==> v13 <==
## Top_1553B_APB
module Top_1553B_APB
(
  APB_CLK,
  APB_RESETn,
  APB_RDATA,
  APB_READY,
  APB_SLVERR,
  APB_STRB,
  APB_PROT, 
  APB_ADDR,
  APB_ENABLE,
  APB_WRITE,
  APB_WDATA,
  APB_SEL,
  rx0_1553,
  tx0_1553,
  tx0_en,
  rx1_1553,
  tx1_1553,
  tx1_en
);
localparam DATAWIDTH = 32;
localparam APB_STRB_WIDTH = 8;
localparam REGSNUM = 8;
localparam REGS_ADDRWIDTH = 3;
input                               APB_CLK;
input                               APB_RESETn;
output [DATAWIDTH-1 : 0]            APB_RDATA;
output                              APB_READY;
output                              APB_SLVERR;
input  [APB_STRB_WIDTH-1 : 0]       APB_STRB;
input  [2 : 0]                      APB_PROT;
input  [DATAWIDTH-1 : 0]            APB_ADDR;
input                               APB_ENABLE;
input                               APB_WRITE;
input  [DATAWIDTH-1 : 0]            APB_WDATA;
input                               APB_SEL;
input     [1:0] rx0_1553;
output    [1:0] tx0_1553;
output    tx0_en;
input     [1:0] rx1_1553;
output    [1:0] tx1_1553;
output    tx1_en;
wire [DATAWIDTH*REGSNUM-1 : 0]    RegsDataOut;
wire [DATAWIDTH*REGSNUM-1 : 0]    RegsDataIn;
wire                              beWrdOut;
wire                              beReadOut;
wire [REGS_ADDRWIDTH-1 : 0]       RegsAddrOut;
APB_Slave_Interface#(
    .DATAWIDTH  (DATAWIDTH),
  ...
clock: 7.19 ns
lec_check: 0
abc_area: 1
cap_margin: 20
core_margin: 2
core_utilization: 72
cts_cluster_diameter: 203
max_routing_layer: met4
place_density_lb_addon: 0.03
setup_slack_margin: 1.98
slew_margin: 20
tns_end_percent: 5
run.sh (not shown) runs the stock make flow with config.mk's settings and CLKGATE_MAP_FILE=.
==> inputs of v34, as changes to v13 <==
==> flow/config.mk (replaced) <==
export PLATFORM = sky130hd
export DESIGN_NAME = Top_1553B_APB
export DESIGN_NICKNAME = Top_1553B_APB
export VERILOG_FILES = /design/flow/design.v
export SDC_FILE = /design/flow/constraint.sdc
export NUM_CORES = 4
export LEC_CHECK = 0
export CAP_MARGIN = 20
export CORE_MARGIN = 2
export CORE_UTILIZATION = 72
export CTS_CLUSTER_SIZE = 17
export SETUP_SLACK_MARGIN = 0.69
export SLEW_MARGIN = 20
==> flow/constraint.sdc (replaced) <==
create_clock -name core_clock -period 2.33 [get_ports {APB_CLK}]
set_input_delay 0.4660 -clock core_clock [delete_from_list [all_inputs] [get_ports {APB_CLK}]]
set_output_delay 0.4660 -clock core_clock [all_outputs]
set_load 0.01 [all_outputs]
==> inputs of v17, as changes to v13 <==
==> flow/config.mk (replaced) <==
export PLATFORM = sky130hd
export DESIGN_NAME = Top_1553B_APB
export DESIGN_NICKNAME = Top_1553B_APB
export VERILOG_FILES = /design/flow/design.v
export SDC_FILE = /design/flow/constraint.sdc
export NUM_CORES = 4
export LEC_CHECK = 0
export CAP_MARGIN = 20
export CORE_MARGIN = 2
export CORE_UTILIZATION = 70
export CTS_CLUSTER_SIZE = 17
export SLEW_MARGIN = 20
==> flow/constraint.sdc (replaced) <==
create_clock -name core_clock -period 2.49 [get_ports {APB_CLK}]
set_input_delay 0.4980 -clock core_clock [delete_from_list [all_inputs] [get_ports {APB_CLK}]]
set_output_delay 0.4980 -clock core_clock [all_outputs]
set_load 0.01 [all_outputs]
==> impl_summary.log <==
[flow] summary of implementation run
INFO  metric power.static_leakage = 25.1 nW
INFO  metric layout.failed_checks = setup timing
INFO  metric cts.reportedPaths.clkPinSlew = 0.06 ns
INFO  metric hold_depth = 2
INFO  metric setup_viol = 6
INFO  metric chip_area = 0.0965 sq mm
INFO  metric worst_slack = -0.0816 ns
INFO  metric met1_usage = 44.5%
INFO  metric outcome = finished with violations
Source of the figures above: v17

==> impl_summary.log <==
[flow] summary of implementation run
INFO  metric setup_viol = 0
INFO  metric instances_no_fill = 7,031
INFO  metric power.static_leakage = 25.3 nW
INFO  metric hold_depth = 2
INFO  metric met1_usage = 43.7%
INFO  metric cts.reportedPaths.clkPinSlew = 0.06 ns
INFO  metric outcome = finished clean
INFO  metric chip_area = 0.0981 sq mm
Source of the figures above: v13

==> impl_summary.log <==
[report] implementation figures
INFO  metric avgSynthCellArea = 18.7 sq um
INFO  metric synth_sequential_area_ratio = 72.7%
INFO  metric chip_area = 0.0939 sq mm
INFO  metric yosys_top_cell_area_share = 63.5%
INFO  metric outcome = stopped before the end
INFO  metric lastStage = global routing (5_1_grt)
Source of the figures above: v34


* * *

==> inputs of run a <==
Top_1553B_APB again, from the RTL that the note above started with.
Settings: LEC_CHECK=0, CAP_MARGIN=20, CORE_MARGIN=2, CORE_UTILIZATION=64, SLEW_MARGIN=20; clock period 4.83 ns.
==> run b (differences from run a) <==
CORE_UTILIZATION = 72   (was 64)
CTS_CLUSTER_SIZE = 17   (was default)
==> flow/constraint.sdc (replaced) <==
create_clock -name core_clock -period 2.34 [get_ports {APB_CLK}]
set_input_delay 0.4680 -clock core_clock [delete_from_list [all_inputs] [get_ports {APB_CLK}]]
set_output_delay 0.4680 -clock core_clock [all_outputs]
set_load 0.01 [all_outputs]
==> run c (differences from run a) <==
CORE_UTILIZATION = 72   (was 64)
MAX_ROUTING_LAYER = met4   (was default)
==> flow/constraint.sdc (replaced) <==
create_clock -name core_clock -period 7.19 [get_ports {APB_CLK}]
set_input_delay 1.4380 -clock core_clock [delete_from_list [all_inputs] [get_ports {APB_CLK}]]
set_output_delay 1.4380 -clock core_clock [all_outputs]
set_load 0.01 [all_outputs]
==> run d (differences from run a) <==
ABC_AREA = 0   (was default)
CELL_PAD_IN_SITES_DETAIL_PLACEMENT = 0   (was default)
CORE_UTILIZATION = 72   (was 64)
CTS_CLUSTER_SIZE = 20   (was default)
GPL_ROUTABILITY_DRIVEN = 0   (was default)
GPL_TIMING_DRIVEN = 1   (was default)
HOLD_SLACK_MARGIN = 0.29   (was default)
MAX_ROUTING_LAYER = met5   (was default)
MIN_ROUTING_LAYER = met1   (was default)
PLACE_DENSITY_LB_ADDON = 0.03   (was default)
SETUP_SLACK_MARGIN = 0.66   (was default)
==> flow/constraint.sdc (replaced) <==
create_clock -name core_clock -period 2.33 [get_ports {APB_CLK}]
set_input_delay 0.4660 -clock core_clock [delete_from_list [all_inputs] [get_ports {APB_CLK}]]
set_output_delay 0.4660 -clock core_clock [all_outputs]
set_load 0.01 [all_outputs]
==> results_slide.txt <==
Flow Results at a Glance

Run status
  • Result of the run: timing/DRC/antenna clean

Power and ir drop
  • Clock share of power: roughly 43%
  • Worst VDD drop: about 0.00042 V

Layout
  • Final std cells w/o fill: about 5,200
  • Count of nets after finishing: between 3,000 and 4,000
  • Fillers: roughly 6,000

Hold path
  • Hold/Removal Path Class: in2async

Worst setup path
  • Crit path launch type: flip-flop

Detailed routing
  • Iteration count of the initial detailed-routing pass: 6

Timing
  • RSZ-0062 raised after global routing: no
the above is filed under run a

==> results_slide.txt <==
Flow Results at a Glance

Layout
  • Fillers: 4,212
  • Count of nets after finishing: roughly 3,800

Hold path
  • Hold/Removal Path Class: reg2reg

Timing
  • RSZ-0062 raised after global routing: no

Power and ir drop
  • Clock share of power: approximately 43%
  • Worst VDD drop: approximately 0.00038 V

Worst setup path
  • Crit path launch type: flip-flop

Detailed routing
  • Iteration count of the initial detailed-routing pass: 6

Run status
  • Result of the run: timing/DRC/antenna clean
the above is filed under run c

==> results_slide.txt <==
Key Metrics from the Run

Floorplan
  • Floorplan Utilization: roughly 73%

Synth
  • Sequential area share after synthesis: 72.7%
  • Post-synthesis cell type with the largest combined area: sky130_fd_sc_hd__edfxtp_1
  • Synthesis-stage register bit count: between 1,500 and 2,000
  • Area fraction in mux cells: between 15 and 20%
  • Synthesized netlist cell count: between 3,000 and 4,000

Placed design
  • Cell Count Post-Placement: 4,849
  • Number of input and output port buffers inserted: approximately 56
  • Placed cell area: between 70,000 and 80,000 um2

Run status
  • Result of the run: aborted with a tool error
  • First error: [ERROR DPL-0033] detailed placement checks failed during check placement.
  • Stage reached: clock tree synthesis
the above is filed under run d

==> results_slide.txt <==
Flow Results at a Glance

Layout
  • Final std cells w/o fill: between 5,000 and 6,000
  • Count of nets after finishing: between 4,000 and 5,000
  • Fillers: 3,197

Detailed routing
  • Iteration count of the initial detailed-routing pass: 6

Timing
  • Setup-violating endpoint count in the final report: approximately 800
  • Final setup margin: -290 ps

Run status
  • Result of the run: complete, but fails checks
  • Layout check failures: setup timing

Power and ir drop
  • Worst VDD drop: around 0.0014 V
  • Clock share of power: a little over two fifths

Hold path
  • Hold/Removal Path Class: in2reg

Worst setup path
  • Crit path launch type: flip-flop

Synth
  • Distinct lib cells used: around 76
the above is filed under run b

Power is estimated from default activity; no workload was simulated.
